// udp_ipv4_tx
module udp_ipv4_tx (
    input  wire             ap_clk,
    input  wire             ap_rst_n,
    input  wire  [31:0]     my_ip_addr,
    input  wire   [7:0]     ip_protocol,
    input  wire             s_axis_tx_meta_tvalid,
    output wire             s_axis_tx_meta_tready,
    input  wire [255:0]     s_axis_tx_meta_tdata,
    input  wire             s_axis_tx_data_tvalid,
    output wire             s_axis_tx_data_tready,
    input  wire  [63:0]     s_axis_tx_data_tdata,
    input  wire   [7:0]     s_axis_tx_data_tkeep,
    input  wire             s_axis_tx_data_tlast,
    output wire             m_axis_tx_data_tvalid,
    input  wire             m_axis_tx_data_tready,
    output wire   [63:0]    m_axis_tx_data_tdata,
    output wire    [7:0]    m_axis_tx_data_tkeep,
    output wire             m_axis_tx_data_tlast,
    output wire   [31:0]    datagrams_transmitted
);
For scale: about 2800 cells after synthesis, roughly 480 I/O pins, about 26000 µm² of cells after synthesis.
clock: 3.34 ns
lec_check: 0
cap_margin: 20
core_margin: 2
core_utilization: 72
cts_cluster_size: 50
place_density: 0.35
setup_slack_margin: 0.91
slew_margin: 20
run.sh (not shown) runs the stock make flow with config.mk's settings and CLKGATE_MAP_FILE=.
The baseline never finished: it broke off in 5_1_grt with GRT-0232.
Next try:
CTS_CLUSTER_SIZE = 15   (was 50)
PLACE_DENSITY = 0.79   (was 0.35)
SETUP_SLACK_MARGIN = -0.23   (was 0.91)
clock period = 3.16 ns   (was 3.34 ns; I/O delays follow)
Effect: The changed run finished with capacitance limit, slew limit, setup timing left; synthesized area stays the same; die size is unchanged; synthesized cell count stays the same.

---

Starting RTL as in the previous note.
Design udp_ipv4_tx, start of the top module:
module udp_ipv4_tx (
    input  wire             ap_clk,
    input  wire             ap_rst_n,
    input  wire  [31:0]     my_ip_addr,
    input  wire   [7:0]     ip_protocol,
    input  wire             s_axis_tx_meta_tvalid,
    output wire             s_axis_tx_meta_tready,
    input  wire [255:0]     s_axis_tx_meta_tdata,
    input  wire             s_axis_tx_data_tvalid,
    output wire             s_axis_tx_data_tready,
    input  wire  [63:0]     s_axis_tx_data_tdata,
    input  wire   [7:0]     s_axis_tx_data_tkeep,
    input  wire             s_axis_tx_data_tlast,
    output wire             m_axis_tx_data_tvalid,
    input  wire             m_axis_tx_data_tready,
    output wire   [63:0]    m_axis_tx_data_tdata,
    output wire    [7:0]    m_axis_tx_data_tkeep,
    output wire             m_axis_tx_data_tlast,
    output wire   [31:0]    datagrams_transmitted
);
wire            tx_udp2ip_data_tvalid;
wire            tx_udp2ip_data_tready;
wire [63:0]     tx_udp2ip_data_tdata;
wire  [7:0]     tx_udp2ip_data_tkeep;
wire            tx_udp2ip_data_tlast;
wire            tx_udp2ip_meta_tvalid;
wire [63:0]     tx_udp2ip_meta_tdata;
wire            tx_udp2ip_meta_tready;
udp_tx udp_tx_i (
    .ap_clk                       (ap_clk),
    .ap_rst_n                     (ap_rst_n),
    .s_axis_tx_data_tvalid        (s_axis_tx_data_tvalid),
    .s_axis_tx_data_tready        (s_axis_tx_data_tready),
    .s_axis_tx_data_tdata         (s_axis_tx_data_tdata),
    .s_axis_tx_data_tkeep         (s_axis_tx_data_tkeep),
    .s_axis_tx_data_tstrb         (8'h00),
    .s_axis_tx_data_tlast         (s_axis_tx_data_tlast),
  ...
make LEC_CHECK=0 ABC_AREA=1 CAP_MARGIN=20 CORE_MARGIN=2 CORE_UTILIZATION=61 CTS_CLUSTER_SIZE=96 PLACE_DENSITY=0.38 SLEW_MARGIN=20 TNS_END_PERCENT=10 finish   # period 3.07 ns
The starting point finished clean.
Edit:
ABC_AREA = default   (was 1)
CORE_UTILIZATION = 40   (was 61)
CTS_CLUSTER_SIZE = default   (was 96)
PLACE_DENSITY = 0.6   (was 0.38)
SETUP_SLACK_MARGIN = 0.44   (was default)
TNS_END_PERCENT = default   (was 10)
clock period = 4.33 ns   (was 3.07 ns; I/O delays follow)
Outcome:
- final cell count went up by 1.7%
- count of clock-buffer cells in the layout grows by 13
- die area went up by 52%
- setup slack is better by 0.54 ns
- combinational power goes down by 47%
- critical path depth falls by 4
Edit:
CORE_UTILIZATION = 72   (was 40)
PLACE_DENSITY = default   (was 0.6)
SETUP_SLACK_MARGIN = -0.1   (was 0.44)
clock period = 1.17 ns   (was 4.33 ns; I/O delays follow)
=>
- The changed run failed in clock tree synthesis, error DPL-0038
- synthesized cell count stays the same
- area after synthesis is unchanged
- die area drops by well over a third
Edit:
CORE_UTILIZATION = 40   (was 72)
PLACE_DENSITY = 0.6   (was default)
SETUP_SLACK_MARGIN = default   (was -0.1)
clock period = 4.33 ns   (was 1.17 ns; I/O delays follow)
What happened:
- Now the flow completed with no timing, DRC or antenna violations
- die size rose by 78%
- area after synthesis is unchanged
- synthesized cell count does not change

---

Starting RTL as in the previous note.
## udp_ipv4_tx
module udp_ipv4_tx (
    input  wire             ap_clk,
    input  wire             ap_rst_n,
    input  wire  [31:0]     my_ip_addr,
    input  wire   [7:0]     ip_protocol,
    input  wire             s_axis_tx_meta_tvalid,
    output wire             s_axis_tx_meta_tready,
    input  wire [255:0]     s_axis_tx_meta_tdata,
    input  wire             s_axis_tx_data_tvalid,
    output wire             s_axis_tx_data_tready,
    input  wire  [63:0]     s_axis_tx_data_tdata,
    input  wire   [7:0]     s_axis_tx_data_tkeep,
    input  wire             s_axis_tx_data_tlast,
    output wire             m_axis_tx_data_tvalid,
    input  wire             m_axis_tx_data_tready,
    output wire   [63:0]    m_axis_tx_data_tdata,
    output wire    [7:0]    m_axis_tx_data_tkeep,
    output wire             m_axis_tx_data_tlast,
    output wire   [31:0]    datagrams_transmitted
);
wire            tx_udp2ip_data_tvalid;
wire            tx_udp2ip_data_tready;
wire [63:0]     tx_udp2ip_data_tdata;
wire  [7:0]     tx_udp2ip_data_tkeep;
wire            tx_udp2ip_data_tlast;
wire            tx_udp2ip_meta_tvalid;
wire [63:0]     tx_udp2ip_meta_tdata;
wire            tx_udp2ip_meta_tready;
udp_tx udp_tx_i (
    .ap_clk                       (ap_clk),
    .ap_rst_n                     (ap_rst_n),
    .s_axis_tx_data_tvalid        (s_axis_tx_data_tvalid),
    .s_axis_tx_data_tready        (s_axis_tx_data_tready),
    .s_axis_tx_data_tdata         (s_axis_tx_data_tdata),
    .s_axis_tx_data_tkeep         (s_axis_tx_data_tkeep),
    .s_axis_tx_data_tstrb         (8'h00),
  ...
export LEC_CHECK = 0
export CAP_MARGIN = 20
export CELL_PAD_IN_SITES_DETAIL_PLACEMENT = 1
export CORE_ASPECT_RATIO = 0.57
export CORE_MARGIN = 7
export CORE_UTILIZATION = 47
export CTS_CLUSTER_DIAMETER = 350
export GPL_TIMING_DRIVEN = 0
export PLACE_DENSITY_LB_ADDON = 0.25
export SLEW_MARGIN = 20
create_clock -name core_clock -period 5.0 [get_ports {ap_clk}]
The first run completed without violations.
==> next run, changes <==
Settings changed: CELL_PAD_IN_SITES_DETAIL_PLACEMENT 1 to default, CORE_ASPECT_RATIO 0.57 to default, CORE_MARGIN 7 to 2, CORE_UTILIZATION 47 to 29, CTS_CLUSTER_DIAMETER 350 to default, GPL_TIMING_DRIVEN 0 to default, PLACE_DENSITY from default to 0.6, PLACE_DENSITY_LB_ADDON 0.25 to default.
Clock period 5.0 ns to 6.19 ns, I/O delays scaled along.
Count of clock-buffer cells in the layout went up by 25.
Total power drops by 16%.
Global-route usage decreases by 17 points.
Worst setup slack gains 1.3 ns.
Combinational power goes down by 32%.
Non-clock buffer count decreases by 199.
Wire length fell by 26%.
Maximum frequency is higher by 3.4%.
Via count drops by 16%.
==> next run, changes <==
Settings changed: CORE_UTILIZATION 29 to 56.
Clock period 6.19 ns to 2.65 ns, I/O delays scaled along.
=> This time the run ran to the end with violations: setup timing; via count went up by 8.0%; non-clock buffer count rises by 156; sequential share of layout area went down by 2.3 points; total power is higher by 140%; design area climbs by 5.5%; setup slack loses 2.3 ns; cell count went down by 9.6%; clock power climbs by 120%; clock-buffer cell count drops by 9; hold slack improved by 0.0031 ns; routed wire length came out lower by 1.9%.
==> next run, changes <==
Settings changed: CORE_UTILIZATION 56 to 27.
Clock period 2.65 ns to 4.33 ns, I/O delays scaled along.
Result: This time the run completed without violations. Global-route usage shrinks by 16 points. Final area decreases by a few percent. Via count fell by a little under a tenth. Sequential power decreases by well over a third.
No activity file was given, so power comes from the tool's default toggle rates.
